==> job 8155: inputs <==
==> flow/design.v (excerpt) <==
module Cordic #(parameter MODE = 0, STAGES = 8, WIDTH = 16, PHASE_WIDTH = 19)(
input wire                        in_clk,
input wire                        in_rst,
input wire                        in_enable,
input wire    [WIDTH-1:0]         in_x,
input wire    [WIDTH-1:0]         in_y,
input wire    [PHASE_WIDTH-1:0]   in_phase,
output wire                       out_valid,
output wire   [PHASE_WIDTH-1:0]   out_phase,
output wire   [WIDTH-1:0]         out_x,
output wire   [WIDTH-1:0]         out_y
);
==> flow/config.mk <==
export PLATFORM = sky130hd
export DESIGN_NAME = Cordic
export DESIGN_NICKNAME = Cordic
export VERILOG_FILES = /design/flow/design.v
export SDC_FILE = /design/flow/constraint.sdc
export NUM_CORES = 4
export LEC_CHECK = 0
export ABC_AREA = 1
export CAP_MARGIN = 10
export CELL_PAD_IN_SITES_DETAIL_PLACEMENT = 0
export CORE_MARGIN = 2
export CORE_UTILIZATION = 72
export CTS_CLUSTER_SIZE = 79
export MIN_ROUTING_LAYER = met1
export PLACE_DENSITY_LB_ADDON = 0.16
export SETUP_SLACK_MARGIN = -0.61
export SLEW_MARGIN = 20
==> flow/constraint.sdc <==
create_clock -name core_clock -period 7.89 [get_ports {in_clk}]
set_input_delay 1.5780 -clock core_clock [delete_from_list [all_inputs] [get_ports {in_clk}]]
set_output_delay 1.5780 -clock core_clock [all_outputs]
set_load 0.01 [all_outputs]
run.sh (not shown) runs the stock make flow with config.mk's settings and CLKGATE_MAP_FILE=.
==> job 2366: changes against job 8155 <==
- ABC_AREA: 1 -> default
- CAP_MARGIN: 10 -> 20
- CELL_PAD_IN_SITES_DETAIL_PLACEMENT: 0 -> default
- CORE_UTILIZATION: 72 -> 52
- CTS_CLUSTER_SIZE: 79 -> 100
- MIN_ROUTING_LAYER: met1 -> default
- PLACE_DENSITY_LB_ADDON: 0.16 -> default
- SETUP_SLACK_MARGIN: -0.61 -> default
==> flow/constraint.sdc (replaced) <==
create_clock -name core_clock -period 4.94 [get_ports {in_clk}]
set_input_delay 0.9880 -clock core_clock [delete_from_list [all_inputs] [get_ports {in_clk}]]
set_output_delay 0.9880 -clock core_clock [all_outputs]
set_load 0.01 [all_outputs]
==> results.sh <==
# flow metrics
export IMPL_status="finished with violations"
export IMPL_violations="negative setup slack"
export IMPL_setup_viol=32
export IMPL_synth_area_sq_um=50900
export IMPL_setup_ws_ns=-2.42
(the above is from job 2366)
==> results.sh <==
# flow metrics
export IMPL_setup_ws_ns=0.173
export IMPL_dpl_cell_count=7880
export IMPL_synth_area_sq_um=52400
export IMPL_status="timing/DRC/antenna clean"
export IMPL_port_buffers=105
export IMPL_fillCellCount=5237
export IMPL_setup_viol=0
(the above is from job 8155)


==> inputs of job 7041 <==
==> flow/design.v <==
module Cordic #(parameter MODE = 0, STAGES = 8, WIDTH = 16, PHASE_WIDTH = 19)(
input wire                        in_clk,
input wire                        in_rst,
input wire                        in_enable,
input wire    [WIDTH-1:0]         in_x,
input wire    [WIDTH-1:0]         in_y,
input wire    [PHASE_WIDTH-1:0]   in_phase,
output wire                       out_valid,
output wire   [PHASE_WIDTH-1:0]   out_phase,
output wire   [WIDTH-1:0]         out_x,
output wire   [WIDTH-1:0]         out_y
);
localparam	ROTATIONAL = 0, 
			VECTORING  = 1;
wire signed   [WIDTH:0]         xn [STAGES:0];
wire signed   [WIDTH:0]         yn [STAGES:0];
wire signed   [PHASE_WIDTH-1:0]   zn [STAGES:0];
reg signed  [WIDTH:0]         xn_reg [STAGES:0];
reg signed  [WIDTH:0]         yn_reg [STAGES:0];
reg signed  [PHASE_WIDTH-1:0]   zn_reg [STAGES:0];
reg start;
generate
	if(MODE == ROTATIONAL) begin
reg [WIDTH-1:0] temp_x, temp_y;
reg [PHASE_WIDTH-1:0] temp_z;
always @ (posedge in_clk or negedge in_rst) 
begin
 if(!in_rst) begin
	temp_x <= 'b0;
	temp_y <= 'b0;
	temp_z <= 'b0; 
 end else if (start) begin
	temp_x <= in_x;
	temp_y <= in_y;
	temp_z <= in_phase;
	end
end
wire [PHASE_WIDTH-1:0] half_pi = 19'h19220;
wire [PHASE_WIDTH-1:0] z_limit = 19'h1b333;
reg [WIDTH-1:0] adjusted_x, adjusted_y;
reg [PHASE_WIDTH-1:0] adjusted_z;
always @ (*) 
begin
	if(temp_z[PHASE_WIDTH-1] == 1'b0 && temp_z > z_limit) begin
		adjusted_x = ~temp_y + 'b1;
		adjusted_y = temp_x;
		adjusted_z = temp_z - half_pi;
	end 
	else if(temp_z[PHASE_WIDTH-1] == 1'b1 && (~temp_z+19'b1) > z_limit) begin
		adjusted_x = temp_y;
		adjusted_y = ~temp_x + 'b1;
		adjusted_z = temp_z + half_pi;
	end 
	else begin
		adjusted_x = temp_x;
		adjusted_y = temp_y;
		adjusted_z = temp_z;
	end
end
assign xn[0] = {adjusted_x[WIDTH-1], adjusted_x};
assign yn[0] = {adjusted_y[WIDTH-1], adjusted_y};
assign zn[0] = adjusted_z;
end else if(MODE == VECTORING) begin
assign xn[0] = {in_x[WIDTH-1], in_x};
assign yn[0] = {in_y[WIDTH-1], in_y};
assign zn[0] = 'b0;
end
endgenerate
generate 
genvar i;
	if(MODE == ROTATIONAL) begin
for(i=0; i<STAGES; i=i+1) begin
  assign xn[i+1] = (zn_reg[i][PHASE_WIDTH-1] == 1'b0) ? xn_reg[i]-(yn_reg[i]>>>i)   : xn_reg[i]+(yn_reg[i]>>>i);
  assign yn[i+1] = (zn_reg[i][PHASE_WIDTH-1] == 1'b0) ? yn_reg[i]+(xn_reg[i]>>>i)   : yn_reg[i]-(xn_reg[i]>>>i);
  assign zn[i+1] = (zn_reg[i][PHASE_WIDTH-1] == 1'b0) ? zn_reg[i]-arctangent(i) : zn_reg[i]+arctangent(i);
end
end else if(MODE == VECTORING) begin
for(i=0; i<STAGES; i=i+1) begin
  assign xn[i+1] = (yn_reg[i][WIDTH] == 1'b1) ? xn_reg[i]-(yn_reg[i]>>>i)   : xn_reg[i]+(yn_reg[i]>>>i);
  assign yn[i+1] = (yn_reg[i][WIDTH] == 1'b1) ? yn_reg[i]+(xn_reg[i]>>>i)   : yn_reg[i]-(xn_reg[i]>>>i);
  assign zn[i+1] = (yn_reg[i][WIDTH] == 1'b1) ? zn_reg[i]-arctangent(i) : zn_reg[i]+arctangent(i);
end
end
endgenerate
always @ (posedge in_clk or negedge in_rst)
	if(!in_rst)
		start <= 1'b0;
	else
		start <= in_enable;
reg [STAGES+2:0] valid_reg;	
for(i=0; i<=STAGES; i=i+1) begin
  always @ (posedge in_clk or negedge in_rst)
    if(!in_rst)begin
      xn_reg[i] <= 'b0;
      yn_reg[i] <= 'b0;
      zn_reg[i] <= 'b0;    
    end
    else if(valid_reg[i+1]) begin
      xn_reg[i] <= xn[i];
      yn_reg[i] <= yn[i];
      zn_reg[i] <= zn[i];
    end
end
wire signed [15:0] k = 18'h009B7;
wire signed [31:0] scaled_x = xn_reg[STAGES] * k;
wire signed [31:0] scaled_y = yn_reg[STAGES] * k;
assign out_x = scaled_x[27:12];
assign out_y = scaled_y[27:12];
assign out_phase = zn_reg[STAGES];
always@(posedge in_clk or negedge in_rst)
begin
  if(!in_rst)
    valid_reg <= 'b0;
  else
    valid_reg <= {valid_reg[STAGES+1:0], in_enable};
end
assign out_valid = valid_reg[STAGES+2];
function [18:0] arctangent;
  input [3:0] i;
  begin
    case (i)
    0 : arctangent = 19'b000_1100100100001111;  
    1 : arctangent = 19'b000_0111011010110001;  
    2 : arctangent = 19'b000_0011111010110110;  
    3 : arctangent = 19'b000_0001111111010101;  
    4 : arctangent = 19'b000_0000111111111010;  
    5 : arctangent = 19'b000_0000011111111111;  
    6 : arctangent = 19'b000_0000001111111111;  
    7 : arctangent = 19'b000_0000000111111111;  
    8 : arctangent = 19'b000_0000000011111111;  
    9 : arctangent = 19'b000_0000000001111111;  
    10: arctangent = 19'b000_0000000000111111;  
    11: arctangent = 19'b000_0000000000011111;  
    12: arctangent = 19'b000_0000000000001111;  
    13: arctangent = 19'b000_0000000000000111;  
    14: arctangent = 19'b000_0000000000000011;  
    15: arctangent = 19'b000_0000000000000001;  
    default: arctangent = 19'b000_0000000000000000;  
    endcase
  end
endfunction
endmodule
==> flow/run.sh <==
#!/bin/bash
# the make line also repeats each setting of config.mk as NAME=value (left out here)
make -C /OpenROAD-flow-scripts/flow DESIGN_CONFIG=/design/flow/config.mk WORK_HOME=/design/flow/orfs CLKGATE_MAP_FILE= finish
==> flow/config.mk <==
export PLATFORM = sky130hd
export DESIGN_NAME = Cordic
export DESIGN_NICKNAME = Cordic
export VERILOG_FILES = /design/flow/design.v
export SDC_FILE = /design/flow/constraint.sdc
export NUM_CORES = 4
export LEC_CHECK = 0
export ABC_AREA = 1
export CAP_MARGIN = 20
export CORE_ASPECT_RATIO = 0.99
export CORE_MARGIN = 2
export CORE_UTILIZATION = 24
export CTS_CLUSTER_DIAMETER = 292
export GPL_TIMING_DRIVEN = 0
export MAX_ROUTING_LAYER = met5
export PLACE_DENSITY = 0.62
export SETUP_SLACK_MARGIN = 2.14
export SLEW_MARGIN = 20
==> flow/constraint.sdc <==
create_clock -name core_clock -period 12.5 [get_ports {in_clk}]
set_input_delay 2.5000 -clock core_clock [delete_from_list [all_inputs] [get_ports {in_clk}]]
set_output_delay 2.5000 -clock core_clock [all_outputs]
set_load 0.01 [all_outputs]
==> job 293: changes against job 7041 <==
==> flow/config.mk (replaced) <==
export PLATFORM = sky130hd
export DESIGN_NAME = Cordic
export DESIGN_NICKNAME = Cordic
export VERILOG_FILES = /design/flow/design.v
export SDC_FILE = /design/flow/constraint.sdc
export NUM_CORES = 4
export LEC_CHECK = 0
export CAP_MARGIN = 20
export CORE_MARGIN = 2
export CORE_UTILIZATION = 40
export SLEW_MARGIN = 20
==> flow/constraint.sdc (replaced) <==
create_clock -name core_clock -period 8.77 [get_ports {in_clk}]
set_input_delay 1.7540 -clock core_clock [delete_from_list [all_inputs] [get_ports {in_clk}]]
set_output_delay 1.7540 -clock core_clock [all_outputs]
set_load 0.01 [all_outputs]
==> comparison <==
Between job 7041 and job 293, the lower cell area is in job 293 (gap 5.8%, measured against job 293). Against job 293, the setup slack of job 7041 is higher by 3.4 ns. Of job 7041 and job 293, job 7041 has the higher routed wire length (gap 27%, measured against job 293). Against job 293, the synthesized cell count of job 7041 is larger by 26%. Against job 7041, the register-to-register slack of job 293 is lower by 3.5 ns. Utilization: job 293 is higher than job 7041 (17 points). In job 293 the die size is smaller than in job 7041, by 41%. In job 7041 the sequential share of layout area is lower than in job 293, by 1.3 points. In job 7041 the first-iteration DRC count is larger than in job 293, by about 35%. Non-clock buffer count: job 7041 is higher than job 293 (182).
==> figures <==
| metric | job 293 | job 7041 |
|---|---|---|
| Total CTS buffers | 68 | 57 |
| Cell row count | 130 | 170 |
| Total tool warning count | 81 | 75 |
| Status | finished clean | finished clean |
| Grt met1 use | 22.2% | 15.5% |
| Arrival time of data at the critical path endpoint | 6.76 ns | 6.32 ns |
| Clk slew on worst S/H paths | 0.06 ns | 0.07 ns |
| Slew of the pin with the lowest slew margin | 1.01 ns | 1.07 ns |
| Most used standard cell by instance count after synthesis | sky130_fd_sc_hd__ha_1 | sky130_fd_sc_hd__nand2_1 |
| Area share of the largest cell type after synthesis | 26.4% | 25.6% |
| Launch instance of the worst min-delay path | zn_reg[4][0]$_DFFE_PN0P_ | valid_reg[9]$_DFF_PN0_ |
| CP max FO | 4 | 5 |
| Insertion delay at the late pin of the worst-skew pair | 0.64 ns | 0.68 ns |
| Post-route fraction of the period consumed by the critical path | 97.1% | 70.6% |
| Post-synth area from yosys stat | 50900 um^2 | 52400 um^2 |
| Final nets | 6425 | 8028 |
| Area of the core | 126000 um^2 | 217000 um^2 |
| Via density per instance | 5.30 | 4.55 |
| Fraction of the mapped netlist area in compound gates | 16.1% | 15.4% |
| Post-CTS setup buffer count | 2 | 0 |
| Ratio of layout area to synthesized area | 1.097x | 1.128x |
| Max-slew headroom at the worst pin | 32.2% | 28.8% |
| Launching instance or port of the critical path | xn_reg[8][8]$_DFFE_PN0P_ | xn_reg[8][10]$_DFFE_PN0P_ |


==> run a: inputs <==
RTL: the design.v shown in full above, as it stands there.
Settings: LEC_CHECK=0, ABC_AREA=1, CAP_MARGIN=20, CELL_PAD_IN_SITES_GLOBAL_PLACEMENT=2, CORE_ASPECT_RATIO=0.99, CORE_MARGIN=2, CORE_UTILIZATION=24, CTS_CLUSTER_DIAMETER=292, GPL_TIMING_DRIVEN=0, MAX_ROUTING_LAYER=met5, PLACE_DENSITY=0.62, SETUP_SLACK_MARGIN=2.14, SLEW_MARGIN=30; clock period 12.5 ns.
==> run b: changes against run a <==
Settings changed: ABC_AREA 1 to not set, CAP_MARGIN 20 to 0, CELL_PAD_IN_SITES_DETAIL_PLACEMENT set to 1, CORE_ASPECT_RATIO 0.99 to 1.1, CORE_UTILIZATION 24 to 64, CTS_CLUSTER_DIAMETER 292 to 203, GPL_TIMING_DRIVEN 0 to 1, MIN_ROUTING_LAYER set to met2, PLACE_DENSITY 0.62 to not set, PLACE_DENSITY_LB_ADDON set to 0.09, SETUP_SLACK_MARGIN 2.14 to 1.43, SLEW_MARGIN 30 to 40, TNS_END_PERCENT set to 25.
==> flow/constraint.sdc (replaced) <==
create_clock -name core_clock -period 6.36 [get_ports {in_clk}]
set_input_delay 1.2720 -clock core_clock [delete_from_list [all_inputs] [get_ports {in_clk}]]
set_output_delay 1.2720 -clock core_clock [all_outputs]
set_load 0.01 [all_outputs]
==> run c: changes against run a <==
Settings changed: CAP_MARGIN 20 to 10, CELL_PAD_IN_SITES_DETAIL_PLACEMENT set to 0, CELL_PAD_IN_SITES_GLOBAL_PLACEMENT 2 to not set, CORE_ASPECT_RATIO 0.99 to not set, CORE_UTILIZATION 24 to 72, CTS_CLUSTER_DIAMETER 292 to not set, CTS_CLUSTER_SIZE set to 90, GPL_TIMING_DRIVEN 0 to not set, HOLD_SLACK_MARGIN set to 0.27, MAX_ROUTING_LAYER met5 to met4, MIN_ROUTING_LAYER set to met1, PLACE_DENSITY 0.62 to not set, PLACE_DENSITY_LB_ADDON set to 0.09, SETUP_SLACK_MARGIN 2.14 to -0.38, SLEW_MARGIN 30 to 20.
==> flow/constraint.sdc (replaced) <==
create_clock -name core_clock -period 5.47 [get_ports {in_clk}]
set_input_delay 1.0940 -clock core_clock [delete_from_list [all_inputs] [get_ports {in_clk}]]
set_output_delay 1.0940 -clock core_clock [all_outputs]
set_load 0.01 [all_outputs]
==> run notes <==
* **outcome** complete, but fails checks
* **Fail Reasons** negative setup slack
* **reported max-cap violation count** 0
* **area figure in the yosys stat output** 52400 µm²
* **highest-delay cell along the critical path** sky130_fd_sc_hd__fa_1
* **Final Non-Filler Cells** 8244
* **number of cells in Yosys stat** 7006
* **final setup slack of the worst path** -1.13 ns
* **Met2 Wirelength** 72.7 mm
* **final number of setup-violating endpoints** 32
* **Largest delay share family, worst path** adder cells
# the run above: run c

==> run notes <==
* **sequential cell area fraction in the yosys report** 26.4%
* **number of cells in Yosys stat** 5567
* **error that stopped the run** [ERROR FLW-0024] Place density exceeds 1.0 (current PLACE_DENSITY_LB_ADDON =  0.09). Please check if the value of  PLACE_DENSITY_LB_ADDON is between 0 and 0.99.
* **outcome** did not finish
* **Stopped at** 3_1_place_gp_skip_io
* **placement row count** 108
* **area figure in the yosys stat output** 50900 µm²
# the run above: run b

==> run notes <==
* **Flop area** 13400 µm²
* **final setup slack of the worst path** 3.74 ns
* **post-layout period usage of the worst path** 70.1%
* **number of cells in Yosys stat** 7006
* **Final Non-Filler Cells** 10083
* **area figure in the yosys stat output** 52400 µm²
* **outcome** timing/DRC/antenna clean
* **final number of setup-violating endpoints** 0
* **met2 usage in global routing** 27.0%
* **CTS root buffer** sky130_fd_sc_hd__clkbuf_16
* **Critical Path End** out_y[15]
* **clock latency of the later-clocked register in the worst-skew pair** 0.70 ns
# the run above: run a

